Design alpacacorn, start of the top module:
module alpacacorn #(
	parameter ADR_WIDTH = 6,
	parameter DATA_WIDTH = 8
)(
	input wire clk_i,
	input wire rst_i,
	input wire [DATA_WIDTH-1:0] data_i,
	output wire [DATA_WIDTH-1:0] data_o,
	output wire [ADR_WIDTH-1:0] adr_o,
	output wire we_o
);
clock: 2.24 ns
lec_check: 0
abc_area: 0
cap_margin: 40
cell_pad_in_sites_detail_placement: 2
core_aspect_ratio: 0.68
core_margin: 7
core_utilization: 27
cts_cluster_diameter: 291
gpl_routability_driven: 1
gpl_timing_driven: 0
max_routing_layer: met4
place_density: 0.85
setup_slack_margin: 0.55
slew_margin: 20
run.sh (not shown) runs the stock make flow with config.mk's settings and CLKGATE_MAP_FILE=.
Next try:
==> flow/config.mk (replaced) <==
export PLATFORM = sky130hd
export DESIGN_NAME = alpacacorn
export DESIGN_NICKNAME = alpacacorn
export VERILOG_FILES = /design/flow/design.v
export SDC_FILE = /design/flow/constraint.sdc
export NUM_CORES = 4
export LEC_CHECK = 0
export CAP_MARGIN = 20
export CORE_MARGIN = 2
export CORE_UTILIZATION = 21
export SLEW_MARGIN = 20
==> flow/constraint.sdc (replaced) <==
create_clock -name core_clock -period 2.17 [get_ports {clk_i}]
set_input_delay 0.4340 -clock core_clock [delete_from_list [all_inputs] [get_ports {clk_i}]]
set_output_delay 0.4340 -clock core_clock [all_outputs]
set_load 0.01 [all_outputs]
Outcome: Routed wire length came out lower by well over a third; count of clock-buffer cells in the layout came out higher by 1; cell area came out lower by a few percent; die area came out higher by a few percent; sequential share of layout area came out higher by 1.2 points; critical path depth stays the same.
Next try:
--- a/flow/config.mk
+++ b/flow/config.mk
@@ -9,3 +9,3 @@
 export CORE_MARGIN = 2
-export CORE_UTILIZATION = 21
+export CORE_UTILIZATION = 40
 export SLEW_MARGIN = 20
Result: The new run went through all stages and came out clean; cell area shrinks by 2.2%; routed wire length decreases by about 9%; power rises by 7.8%; setup slack gets better by 0.0077 ns; worst hold slack gets better by 0.025 ns.
Next try:
==> flow/constraint.sdc (replaced) <==
create_clock -name core_clock -period 3.71 [get_ports {clk_i}]
set_input_delay 0.7420 -clock core_clock [delete_from_list [all_inputs] [get_ports {clk_i}]]
set_output_delay 0.7420 -clock core_clock [all_outputs]
set_load 0.01 [all_outputs]
Outcome: Die size stays the same. Count of clock-buffer cells in the layout goes up by 2. Core utilization fell by 1.7 points. Hold slack loses 0.024 ns.
Next try:
--- a/flow/config.mk
+++ b/flow/config.mk
@@ -9,3 +9,3 @@
 export CORE_MARGIN = 2
-export CORE_UTILIZATION = 40
+export CORE_UTILIZATION = 22
 export SLEW_MARGIN = 20
==> flow/constraint.sdc (replaced) <==
create_clock -name core_clock -period 2.69 [get_ports {clk_i}]
set_input_delay 0.5380 -clock core_clock [delete_from_list [all_inputs] [get_ports {clk_i}]]
set_output_delay 0.5380 -clock core_clock [all_outputs]
set_load 0.01 [all_outputs]
Combinational power grows by 43%; total power came out higher by 50%; first-iteration DRC count shrinks by 42%; count of clock-buffer cells in the layout drops by 1.

* * *

Starting RTL as in the previous note.
clock: 2.17 ns
lec_check: 0
cap_margin: 20
core_margin: 2
core_utilization: 65
cts_cluster_diameter: 361
cts_cluster_size: 41
hold_slack_margin: 0.27
setup_slack_margin: 0.55
slew_margin: 20
tns_end_percent: 5
Then changed:
==> flow/config.mk (replaced) <==
export PLATFORM = sky130hd
export DESIGN_NAME = alpacacorn
export DESIGN_NICKNAME = alpacacorn
export VERILOG_FILES = /design/flow/design.v
export SDC_FILE = /design/flow/constraint.sdc
export NUM_CORES = 4
export LEC_CHECK = 0
export CAP_MARGIN = 20
export CORE_MARGIN = 2
export CORE_UTILIZATION = 40
export CTS_CLUSTER_DIAMETER = 197
export HOLD_SLACK_MARGIN = 0.18
export SLEW_MARGIN = 20
==> flow/constraint.sdc (replaced) <==
create_clock -name core_clock -period 2.5 [get_ports {clk_i}]
set_input_delay 0.5000 -clock core_clock [delete_from_list [all_inputs] [get_ports {clk_i}]]
set_output_delay 0.5000 -clock core_clock [all_outputs]
set_load 0.01 [all_outputs]
After rerunning:
- The changed run finished with timing, DRC and antenna clean
- final area is higher by 0.87%
- sequential share of layout area is lower by 0.70 points
- setup slack improves by 0.12 ns
- final cell count is higher by 11%
- hold slack degrades by 0.037 ns
- wire length is lower by 7.3%
- clock skew is lower by 0.0031 ns
- count of clock-buffer cells in the layout is lower by 1
Then changed:
==> flow/config.mk (replaced) <==
export PLATFORM = sky130hd
export DESIGN_NAME = alpacacorn
export DESIGN_NICKNAME = alpacacorn
export VERILOG_FILES = /design/flow/design.v
export SDC_FILE = /design/flow/constraint.sdc
export NUM_CORES = 4
export LEC_CHECK = 0
export CAP_MARGIN = 25
export CORE_MARGIN = 2
export CORE_UTILIZATION = 40
export CTS_CLUSTER_DIAMETER = 176
export CTS_CLUSTER_SIZE = 59
export GPL_ROUTABILITY_DRIVEN = 0
export GPL_TIMING_DRIVEN = 0
export MAX_ROUTING_LAYER = met4
export MIN_ROUTING_LAYER = met2
export SLEW_MARGIN = 15
- The new run went through all stages and came out clean
- global-route usage goes up by 10 points
- routed wire length came out higher by 8.5%
- synthesized cell count is unchanged
- worst hold slack is better by 0.043 ns
- area after synthesis is unchanged
- worst setup slack loses 0.038 ns
- flip-flop count does not change
Then changed:
==> flow/config.mk (replaced) <==
export PLATFORM = sky130hd
export DESIGN_NAME = alpacacorn
export DESIGN_NICKNAME = alpacacorn
export VERILOG_FILES = /design/flow/design.v
export SDC_FILE = /design/flow/constraint.sdc
export NUM_CORES = 4
export LEC_CHECK = 0
export CAP_MARGIN = 20
export CELL_PAD_IN_SITES_DETAIL_PLACEMENT = 1
export CORE_ASPECT_RATIO = 0.5
export CORE_MARGIN = 2
export CORE_UTILIZATION = 40
export CTS_CLUSTER_DIAMETER = 110
export CTS_CLUSTER_SIZE = 100
export HOLD_SLACK_MARGIN = -0.09
export SLEW_MARGIN = 20
export TNS_END_PERCENT = 20
Result:
- global-route usage decreases by 6.5 points
- setup slack is worse by 0.049 ns
- non-clock buffer count decreases by 7
- cell count decreases by 1.2%

* * *

Setup of v55:
alpacacorn again, from the RTL that the note above started with.
clock: 0.543 ns
lec_check: 0
abc_area: 1
cap_margin: 0
core_aspect_ratio: 0.72
core_margin: 2
core_utilization: 72
cts_cluster_diameter: 360
cts_cluster_size: 15
hold_slack_margin: 0.3
place_density_lb_addon: 0.17
setup_slack_margin: 0.16
slew_margin: 20
v55: aborted in global placement (3_3_place_gp) (tool error)
Input-level comparison between v37 and v55:
- a deleted HOLD_SLACK_MARGIN that had been 0.3
- a change of CAP_MARGIN from 0 to 20
- an added MAX_ROUTING_LAYER of met4
- a change of CORE_UTILIZATION from 72 to 40
- a deleted SETUP_SLACK_MARGIN that had been 0.16
- a deleted PLACE_DENSITY_LB_ADDON that had been 0.17
- a deleted ABC_AREA that had been 1
- an added GPL_TIMING_DRIVEN of 0
- a deleted CORE_ASPECT_RATIO that had been 0.72
- a deleted CTS_CLUSTER_SIZE that had been 15
- a change of CTS_CLUSTER_DIAMETER from 360 to 376
- a change of the clock period (ns, I/O delays scaled along) from 0.543 to 2.5
--- outcome ---
- v37: all stages complete, timing, DRC and antenna checks passed
- v37 — total die size 67% higher, v55 as reference
- Per the comparison of v37 with v55, fraction of synthesized cell area in xor and xnor cells higher; yosys stat chip area lower.
- The synthesized instance count of v37 is lower than that of v55.
- Summary of v37 over v55: total standard cell area after synthesis decreased about 4%, distinct cell type count of the synthesized netlist fell by 1.
diff inputs: v37 => v38
- CTS_CLUSTER_DIAMETER no longer set, was 376
- MAX_ROUTING_LAYER no longer set, was met4
- GPL_TIMING_DRIVEN no longer set, was 0
- CORE_UTILIZATION now 68, was 40
- the clock period (ns, I/O delays scaled along) now 1.24, was 2.5
Findings:
v38 did not run to completion, as it errored out during clock tree synthesis (4_1_cts).
v38 does worse than v37 on worst slack at placement.
Between v37 and v38, placeable core region decreased.
In terms of sequential area share after synthesis, v37 and v38 differ only marginally.
Compared with v37, v38 shows a lower vertical extent of the die.
Inputs modified between v38 and v39:
- CORE_UTILIZATION now 58, was 68
- SETUP_SLACK_MARGIN now 0.37, previously not set
- the clock period (ns, I/O delays scaled along) now 1.2, was 1.24
--- outcome ---
No final results exist for v39, since it was stopped by error DPL-0038 during global routing (5_1_grt). Die height: v39 > v38. Delta (v39 minus v38): post-placement worst setup slack now sits higher, routability congestion estimate now sits higher, effective utilization at floorplan now sits lower. Diff v38 and v39: placeable core region lower in v38. In v39, area enclosed by the die boundary is higher than in v38.
Modified inputs, v6 compared to v39
- SETUP_SLACK_MARGIN: 0.37 -> unset
- CORE_UTILIZATION: 58 -> 40
- the clock period (ns, I/O delays scaled along): 1.2 -> 2.5
==> comparison <==
Delta (v6 minus v39): core area went up; worst setup slack before clock tree synthesis went up; buffers inserted during post-CTS setup optimization went down; number of synthesized flops with an enable pin did not really move; number of buffers inserted by port buffering did not really move.
Area after detailed placement sits lower in v6 than in v39.
Any difference in post-synth net total between v6 and v39 is small enough to ignore.
Against v39, v6 reports a initial cell density of the core that is lower.
The remaining runs in v6 and v39 completed every stage, whereas v39 halted early.
v39 -> v6: number of sinks handled by clock tree synthesis delta 0, exact match
Higher width of the die goes to v6 over v39.
Looking at die height across v6 and v39, the one that comes out higher is v6.

* * *

Starting RTL as in the previous note.
Design alpacacorn, start of the top module:
module alpacacorn #(
	parameter ADR_WIDTH = 6,
	parameter DATA_WIDTH = 8
)(
	input wire clk_i,
	input wire rst_i,
	input wire [DATA_WIDTH-1:0] data_i,
	output wire [DATA_WIDTH-1:0] data_o,
	output wire [ADR_WIDTH-1:0] adr_o,
	output wire we_o
);
clock: 2.5 ns
lec_check: 0
cap_margin: 20
cell_pad_in_sites_detail_placement: 1
core_aspect_ratio: 1.95
core_margin: 2
core_utilization: 40
cts_cluster_diameter: 194
cts_cluster_size: 100
hold_slack_margin: -0.09
slew_margin: 20
tns_end_percent: 20
The starting point finished clean.
Next try:
==> flow/config.mk (replaced) <==
export PLATFORM = sky130hd
export DESIGN_NAME = alpacacorn
export DESIGN_NICKNAME = alpacacorn
export VERILOG_FILES = /design/flow/design.v
export SDC_FILE = /design/flow/constraint.sdc
export NUM_CORES = 4
export LEC_CHECK = 0
export CAP_MARGIN = 20
export CORE_MARGIN = 2
export CORE_UTILIZATION = 68
export SLEW_MARGIN = 20
==> flow/constraint.sdc (replaced) <==
create_clock -name core_clock -period 1.25 [get_ports {clk_i}]
set_input_delay 0.2500 -clock core_clock [delete_from_list [all_inputs] [get_ports {clk_i}]]
set_output_delay 0.2500 -clock core_clock [all_outputs]
set_load 0.01 [all_outputs]
Effect: The changed run died in 4_1_cts, error DPL-0038. Synthesized area is unchanged. Synthesized cell count is unchanged. Die area drops by 40%.
Next try:
--- a/flow/config.mk
+++ b/flow/config.mk
@@ -7,5 +7,9 @@
 export LEC_CHECK = 0
 export CAP_MARGIN = 20
+export CORE_ASPECT_RATIO = 1.99
 export CORE_MARGIN = 2
-export CORE_UTILIZATION = 68
+export CORE_UTILIZATION = 40
+export CTS_CLUSTER_DIAMETER = 110
+export CTS_CLUSTER_SIZE = 100
+export HOLD_SLACK_MARGIN = -0.09
 export SLEW_MARGIN = 20
==> flow/constraint.sdc (replaced) <==
create_clock -name core_clock -period 2.5 [get_ports {clk_i}]
set_input_delay 0.5000 -clock core_clock [delete_from_list [all_inputs] [get_ports {clk_i}]]
set_output_delay 0.5000 -clock core_clock [all_outputs]
set_load 0.01 [all_outputs]
Outcome: The changed run ran to the end with no violations. Synthesized area does not change. Die size rises by well over a third. Synthesized cell count does not change.
Next try:
--- a/flow/config.mk
+++ b/flow/config.mk
@@ -7,9 +7,11 @@
 export LEC_CHECK = 0
 export CAP_MARGIN = 20
-export CORE_ASPECT_RATIO = 1.99
 export CORE_MARGIN = 2
 export CORE_UTILIZATION = 40
-export CTS_CLUSTER_DIAMETER = 110
-export CTS_CLUSTER_SIZE = 100
-export HOLD_SLACK_MARGIN = -0.09
+export CTS_CLUSTER_DIAMETER = 376
+export CTS_CLUSTER_SIZE = 59
+export GPL_ROUTABILITY_DRIVEN = 0
+export GPL_TIMING_DRIVEN = 0
+export MAX_ROUTING_LAYER = met4
+export MIN_ROUTING_LAYER = met2
 export SLEW_MARGIN = 20
=> Register-to-register slack stays flat; fmax is about the same; cell count rose by a few percent; hold slack is better by 0.049 ns; non-clock buffer count rose by 6; first-iteration DRC count increases to 9.6 times its value; die size decreases slightly; cell area grows slightly.
No activity file was given, so power comes from the tool's default toggle rates.
